## run 1
==> flow/design.v (excerpt) <==
module path_math
    (input [11:0] location,  
     input [11:0] target,  
     input [4:0] current_orientation,  
     input clock,
     input enable,
     input reset,
     output reg done,
	  output reg [4:0] needed_orientation,  
     output reg [11:0] move_command);  
	parameter DEG360 = 5'h18;
	parameter DEG180 = 5'h0C;
	reg [3:0] state;
	parameter IDLE 			 			= 4'h0;
	parameter NEEDED_ORIENTATION_1	= 4'h1;
	parameter ONE_CYCLE_DELAY_1		= 4'h2;
	parameter NEEDED_ORIENTATION_2	= 4'h3;
	parameter ONE_CYCLE_DELAY_2		= 4'h4;
	parameter PTC_AND_ANGLE 			= 4'h5;
	parameter DELTAS						= 4'h6;
	parameter ABS_DELTA_QUAD 			= 4'h7;
   parameter ORIENT_BASE_ANGLE		= 4'h8;
	parameter ABS_DY_DIV_SIN			= 4'h9;
	parameter REPORT			 			= 4'hF;
	reg orientation_helper_enable;
   wire [4:0] orientation_t;
	wire orientation_done;
   orientation_math om (.r_theta_original(location),.r_theta_final(target),.orientation(orientation_t),
  ...
For scale: ~4400 cells after synthesis, roughly 290 flip-flops, roughly 50 I/O pins.
export LEC_CHECK = 0
export CAP_MARGIN = 20
export CORE_MARGIN = 2
export CORE_UTILIZATION = 40
export CTS_CLUSTER_SIZE = 16
export GPL_TIMING_DRIVEN = 0
export HOLD_SLACK_MARGIN = 0.06
export SLEW_MARGIN = 20
create_clock -name core_clock -period 12.0 [get_ports {clock}]
run.sh (not shown) runs the stock make flow with config.mk's settings and CLKGATE_MAP_FILE=.
The inputs of run 2 differ from those of run 1 as listed below.
# run 1
export LEC_CHECK = 0
export CAP_MARGIN = 20
export CORE_MARGIN = 2
export CORE_UTILIZATION = 40
export CTS_CLUSTER_SIZE = 16
export GPL_TIMING_DRIVEN = 0
export HOLD_SLACK_MARGIN = 0.06
export SLEW_MARGIN = 20
create_clock -name core_clock -period 12.0 [get_ports {clock}]
# run 2
export LEC_CHECK = 0
export CAP_MARGIN = 20
export CORE_MARGIN = 2
export CORE_UTILIZATION = 11
export SLEW_MARGIN = 20
create_clock -name core_clock -period 12.8 [get_ports {clock}]
Results
Run 1 finished all stages; the layout is clean.
Run 2 finished all stages; the layout is clean.
Diff run 1 -> run 2: first-pass iteration count of the detailed router now smaller; cell area after technology mapping stayed essentially flat; via count now sits lower.
When run 2 is measured against run 1, its width of the die turns out 90% higher.
Run 2 vs. run 1: routing usage on met1 down 21 points; worst-case setup margin in the final layout now larger.
Between run 1 and run 2, the difference in CTS clock-pin slew for the worst setup and hold paths is negligible.
What run 3 does differently from run 2 at the input level:
# run 2
export LEC_CHECK = 0
export CAP_MARGIN = 20
export CORE_MARGIN = 2
export CORE_UTILIZATION = 11
export SLEW_MARGIN = 20
create_clock -name core_clock -period 12.8 [get_ports {clock}]
# run 3
export LEC_CHECK = 0
export ABC_AREA = 1
export CAP_MARGIN = 20
export CORE_MARGIN = 2
export CORE_UTILIZATION = 65
export SLEW_MARGIN = 20
create_clock -name core_clock -period 8.41 [get_ports {clock}]
==> results <==
- Run 3 completed end to end with timing, DRC and antenna clean.
- Going from run 2 to run 3, layout buffering overhead excluding clock cells shows an increase of 7.0 points, via count shows an increase of 9022, total wire length after detailed routing shows an increase of about 14%, layout clock buffer count shows a reduction of about 20%.
Input changes introduced in run 4 (baseline for comparison: run 3):
# run 3
export LEC_CHECK = 0
export ABC_AREA = 1
export CAP_MARGIN = 20
export CORE_MARGIN = 2
export CORE_UTILIZATION = 65
export SLEW_MARGIN = 20
create_clock -name core_clock -period 8.41 [get_ports {clock}]
# run 4
export LEC_CHECK = 0
export ABC_AREA = 1
export CAP_MARGIN = 15
export CORE_MARGIN = 2
export CORE_UTILIZATION = 71
export CTS_CLUSTER_SIZE = 76
export SETUP_SLACK_MARGIN = 0.18
export SLEW_MARGIN = 20
create_clock -name core_clock -period 7.68 [get_ports {clock}]
- Run 4 finished every stage; the final checks, however, were not passed, the failures being setup timing.
- Run comparison: run 4 capture point of the critical path om.x_original[8]$_DFFE_PP_; run 3 capture point of the critical path x_target[7]$_SDFFE_PP0P_
- When run 4 is set beside run 3, its final clock period utilization by the worst path turns out to be 16 points larger.
- The run showing the smaller layout overhead on the synthesized area is run 3.
- Run 4 vs. run 3: number of non-clock buffers went up by about 27%.
- Re clock-buffer cell count: run 4 is about 8% down on run 3.
- Run 4 against run 3: total global routing track utilization has increased; post-detailed-route via-to-cell ratio increased by about 14% relative to the old numbers; final cell count now sits higher; number of buffers inserted by post-CTS setup repair went up by 152.

========
== fjord ==
Starting RTL as in the previous note.
make LEC_CHECK=0 CAP_MARGIN=15 CORE_MARGIN=2 CORE_UTILIZATION=71 SLEW_MARGIN=20 finish   # period 7.68 ns
fjord: complete, dirty (setup timing)
### fjord -> raven
- CORE_UTILIZATION changed from 71 to 61
- SETUP_SLACK_MARGIN newly set to -0.86
- CTS_CLUSTER_SIZE newly set to 47
- CAP_MARGIN changed from 15 to 20
- the clock period (ns, I/O delays scaled along) changed from 7.68 to 8.71
[summary]
[compare] base=fjord new=raven: post-route worst setup slack higher; first-pass iteration count of the detailed router higher; sequential share of layout area higher; total via count in the routed design lower; instance area at placement lower.
The final report for raven shows a completed flow and a layout that fails verification, specifically setup timing.
Compared with fjord, raven shows met1 routing resource usage after global routing lower by 8.7 points.
Diff fjord -> raven | post-route clock period utilization | decrease of 9.4 points
The following lists how cedar was set up differently from raven:
- a deleted SETUP_SLACK_MARGIN that had been -0.86
- a change of CTS_CLUSTER_SIZE from 47 to 32
- a change of CORE_UTILIZATION from 61 to 72
- a change of the clock period (ns, I/O delays scaled along) from 8.71 to 7.75
### Flow results
- cedar had finished all stages when the layout checks came back failing, citing setup timing.
- Relative to raven, met2 demand-to-capacity share in global routing increased by 17 points in cedar.
- Diff cedar..raven | max-slew violation total from the final report | unchanged
- Route | cedar vs raven | wire longer in cedar
- cedar against raven; area of the core is down by more than 10%.
- Critical path depth sits higher in cedar than in raven.
Relative to cedar, the following input files were edited for harbor:
- MAX_ROUTING_LAYER: unset -> met4
- CTS_CLUSTER_SIZE: 32 -> unset
- the clock period (ns, I/O delays scaled along): 7.75 -> 7.36
==> results <==
- Final count of negative-setup-slack endpoints (higher): harbor
- Met1 usage: cedar and harbor compared, higher one is harbor
- There was hardly any difference in flop share of the area between harbor and cedar.
- Reported for cedar and harbor, number of hold-repair buffers added at the cts stage turned out identical to the last digit.
- Min total clock buffers created by CTS across cedar and harbor: harbor
- harbor ended with more total routing resource utilization after global routing than cedar.
- [harbor] flow finished | final checks: failed | reasons: setup timing
- Setup slack in harbor is smaller than in cedar.
- Iteration count of the initial detailed-routing pass: harbor higher than cedar
- Summary of harbor over cedar: global routing met2 resource utilization went up by 5.9 points.
Changes in juniper relative to harbor:
- CTS_CLUSTER_SIZE now 47, previously not set
- CORE_UTILIZATION now 66, was 72
- SETUP_SLACK_MARGIN now -0.86, previously not set
- the clock period (ns, I/O delays scaled along) now 9.65, was 7.36
[summary]
juniper ran in full, but the layout does not pass; the checks complain about setup timing. The final critical-path share of the clock period reported for juniper is smaller than that of harbor by 16 points. Comparing juniper against harbor, there is no change at all in global route total overflow. Of juniper and harbor, the lower sequential share of layout area belongs to harbor. [juniper] antenna cell count fell 3 relative to harbor. Clock-buffer cell count ends up lower on harbor. harbor ended up with more cell instances than juniper did.
